red:
// can_node
module can_node (
    input  wire        clk,
    input  wire        rst,
    input  wire        tx_sig,
    output wire        tx_can_tx,
    output wire        tx_rst_n,
    output wire        tx_led,
    output wire [14:0] tx_crc_reg,
    output wire [3:0]  tx_dlc,
    output wire [10:0] tx_id,
    output wire [3:0]  tx_current_state,
    output wire [15:0] tx_bit_counter,
    output wire [63:0] tx_data,
    output wire        tx_send_frame,
    output wire        tx_sending_frame,
    output wire        tx_idle,
    input  wire        rx_can_rx_buf,
    output wire        rx_SOF_detected,
    output wire        rx_receiving_frame,
    output wire        rx_can_rx,
    output wire [10:0] rx_id_rx,
    output wire [3:0]  rx_dlc_rx,
    output wire [63:0] rx_crc_rx,
    output wire [63:0] rx_data_rx,
    output wire [3:0]  rx_current_state,
    output wire [31:0] rx_state_ascii,
    output wire        rx_red,
    output wire        rx_green,
    output wire        rx_blue,
    output wire        rx_debug_led,
    output wire [15:0] rx_bit_counter,
    output wire        rx_frame_valid
);
For scale: about 1800 cells after synthesis, roughly 220 flip-flops, about 330 I/O pins, ~14000 sq um of cells after synthesis.
clock: 3.36 ns
lec_check: 0
abc_area: 0
cap_margin: 20
cell_pad_in_sites_global_placement: 2
core_margin: 3
core_utilization: 47
hold_slack_margin: -0.1
max_routing_layer: met4
slew_margin: 30
run.sh (not shown) runs the stock make flow with config.mk's settings and CLKGATE_MAP_FILE=.
What ended red was a tool error in global placement; the run never finished.
> inputs changed (red -> blue)
Settings: swapping 47 for 34 in CORE_UTILIZATION; putting GPL_TIMING_DRIVEN at 0 where nothing was set; swapping 3 for 8 in CORE_MARGIN; putting CTS_CLUSTER_SIZE at 46 where nothing was set; putting GPL_ROUTABILITY_DRIVEN at 0 where nothing was set; swapping met4 for met5 in MAX_ROUTING_LAYER; clearing HOLD_SLACK_MARGIN, which used to be -0.1; swapping 0 for 1 in ABC_AREA; swapping 30 for 5 in SLEW_MARGIN.
==> results <==
- [blue] flow finished | final checks: failed | reasons: setup timing
- blue ends up with a initial core utilization that is 14 points lower than in red.
- Number of library cell types mapped by synthesis for blue is lower than for red.
- Taking red as the reference, in blue height of the die saw an increase; die span in x saw an increase; overall chip area saw an increase; yosys cell count saw an increase.
Inputs modified between blue and green:
Settings: clearing GPL_ROUTABILITY_DRIVEN, which used to be 0; clearing GPL_TIMING_DRIVEN, which used to be 0; clearing MAX_ROUTING_LAYER, which used to be met5; swapping 8 for 2 in CORE_MARGIN; swapping 5 for 20 in SLEW_MARGIN; swapping 34 for 68 in CORE_UTILIZATION; clearing CTS_CLUSTER_SIZE, which used to be 46; clearing CELL_PAD_IN_SITES_GLOBAL_PLACEMENT, which used to be 2; swapping 3.36 for 11.0 in the clock period (ns, I/O delays scaled along).
### Flow results
- green has completed all stages; timing, DRC and antenna checks passed.
- No crash in blue: every stage finished, but the layout fails its final checks due to setup timing.
- blue → green: area of the die now sits lower; utilization +33 points; worst slack at placement climbed 6.93 ns; horizontal die size has decreased.

========
job 9837:
Starting RTL as in the previous note.
// can_node
module can_node (
    input  wire        clk,
    input  wire        rst,
    input  wire        tx_sig,
    output wire        tx_can_tx,
    output wire        tx_rst_n,
    output wire        tx_led,
    output wire [14:0] tx_crc_reg,
    output wire [3:0]  tx_dlc,
    output wire [10:0] tx_id,
    output wire [3:0]  tx_current_state,
    output wire [15:0] tx_bit_counter,
    output wire [63:0] tx_data,
    output wire        tx_send_frame,
    output wire        tx_sending_frame,
    output wire        tx_idle,
    input  wire        rx_can_rx_buf,
    output wire        rx_SOF_detected,
    output wire        rx_receiving_frame,
    output wire        rx_can_rx,
    output wire [10:0] rx_id_rx,
    output wire [3:0]  rx_dlc_rx,
    output wire [63:0] rx_crc_rx,
    output wire [63:0] rx_data_rx,
    output wire [3:0]  rx_current_state,
    output wire [31:0] rx_state_ascii,
    output wire        rx_red,
    output wire        rx_green,
    output wire        rx_blue,
    output wire        rx_debug_led,
    output wire [15:0] rx_bit_counter,
    output wire        rx_frame_valid
);
clock: 3.36 ns
lec_check: 0
abc_area: 1
cap_margin: 20
cell_pad_in_sites_global_placement: 2
core_margin: 3
core_utilization: 42
max_routing_layer: met4
slew_margin: 30
To summarise job 9837: no stage aborted, but the layout did not pass its checks, failing on setup timing.
Input changes introduced in job 2579 (baseline for comparison: job 9837):
# job 9837
export LEC_CHECK = 0
export ABC_AREA = 1
export CAP_MARGIN = 20
export CELL_PAD_IN_SITES_GLOBAL_PLACEMENT = 2
export CORE_MARGIN = 3
export CORE_UTILIZATION = 42
export MAX_ROUTING_LAYER = met4
export SLEW_MARGIN = 30
create_clock -name core_clock -period 3.36 [get_ports {clk}]
# job 2579
export LEC_CHECK = 0
export ABC_AREA = 0
export CAP_MARGIN = 20
export CORE_MARGIN = 2
export CORE_UTILIZATION = 72
export PLACE_DENSITY = 0.38
export SLEW_MARGIN = 20
export TNS_END_PERCENT = 20
create_clock -name core_clock -period 4.87 [get_ports {clk}]
[summary]
The power per unit of standard cell area in job 2579 sits 44% below the value recorded for job 9837. Worst setup slack for job 2579: 0.76 ns up relative to job 9837. Row area of all sequential standard cells: job 2579 lower / job 9837 higher. Job 2579: mean number of vias per cell is 28% higher than what job 9837 reported. Compared with job 9837, job 2579 shows a post-layout instance count excluding filler cells that is 1112 lower. Cmp job 2579 vs job 9837: first-pass GRT wire length lower in job 2579. Diff job 2579 and job 9837: area growth from synthesis to final layout lower in job 2579. Job 2579 closes out successfully: all stages finished, all timing, DRC and antenna checks passed.
### job 2579 -> job 1011
# job 2579
export LEC_CHECK = 0
export ABC_AREA = 0
export CAP_MARGIN = 20
export CORE_MARGIN = 2
export CORE_UTILIZATION = 72
export PLACE_DENSITY = 0.38
export SLEW_MARGIN = 20
export TNS_END_PERCENT = 20
create_clock -name core_clock -period 4.87 [get_ports {clk}]
# job 1011
export LEC_CHECK = 0
export ABC_AREA = 1
export CAP_MARGIN = 20
export CORE_MARGIN = 2
export CORE_UTILIZATION = 65
export CTS_CLUSTER_SIZE = 22
export SLEW_MARGIN = 20
create_clock -name core_clock -period 2.45 [get_ports {clk}]
### Flow results
Seen in the log of job 1011: GRT-0116 during 5_1_grt, after which the run never completed. Delta (job 1011 minus job 2579): post-synthesis area per instance decreased 1.3 um2, count of flip-flops with a built-in enable after synthesis roughly the same, die size grew by 4100 um2, placer's final routability congestion estimate grew by about 11%, clock tree buffer depth ~0 delta.
Input changes introduced in job 4558 (baseline for comparison: job 1011):
# job 1011
export LEC_CHECK = 0
export ABC_AREA = 1
export CAP_MARGIN = 20
export CORE_MARGIN = 2
export CORE_UTILIZATION = 65
export CTS_CLUSTER_SIZE = 22
export SLEW_MARGIN = 20
create_clock -name core_clock -period 2.45 [get_ports {clk}]
# job 4558
export LEC_CHECK = 0
export CAP_MARGIN = 20
export CORE_MARGIN = 2
export CORE_UTILIZATION = 68
export CTS_CLUSTER_DIAMETER = 258
export CTS_CLUSTER_SIZE = 33
export SETUP_SLACK_MARGIN = 1.15
export SLEW_MARGIN = 20
export TNS_END_PERCENT = 5
create_clock -name core_clock -period 4.14 [get_ports {clk}]
Results
Job 4558 | ERROR | 5_1_grt. On job 4558: die height is 6.3% lower than what job 1011 gave. Compared with job 1011, in job 4558 post-synth area from yosys stat now smaller; adder and majority gate portion of the synthesized area increased 0.30 points; die outline width decreased 6.3%; post-synthesis instance area decreased 1300 um2. Reported for job 1011 and job 4558, total number of clock tree sinks turned out identical to the last digit. Lower total setup buffers inserted after CTS was reported by job 4558, not job 1011. The sequential element share of the synthesized area in job 4558 sits 2.8 points above the value recorded for job 1011. [job 4558 vs job 1011] final weighted congestion in routability-driven placement: lower in job 4558. Looking only at chip area, and setting everything else aside, the lower value of job 1011 and job 4558 goes to job 4558.
Power is estimated from default activity; no workload was simulated.
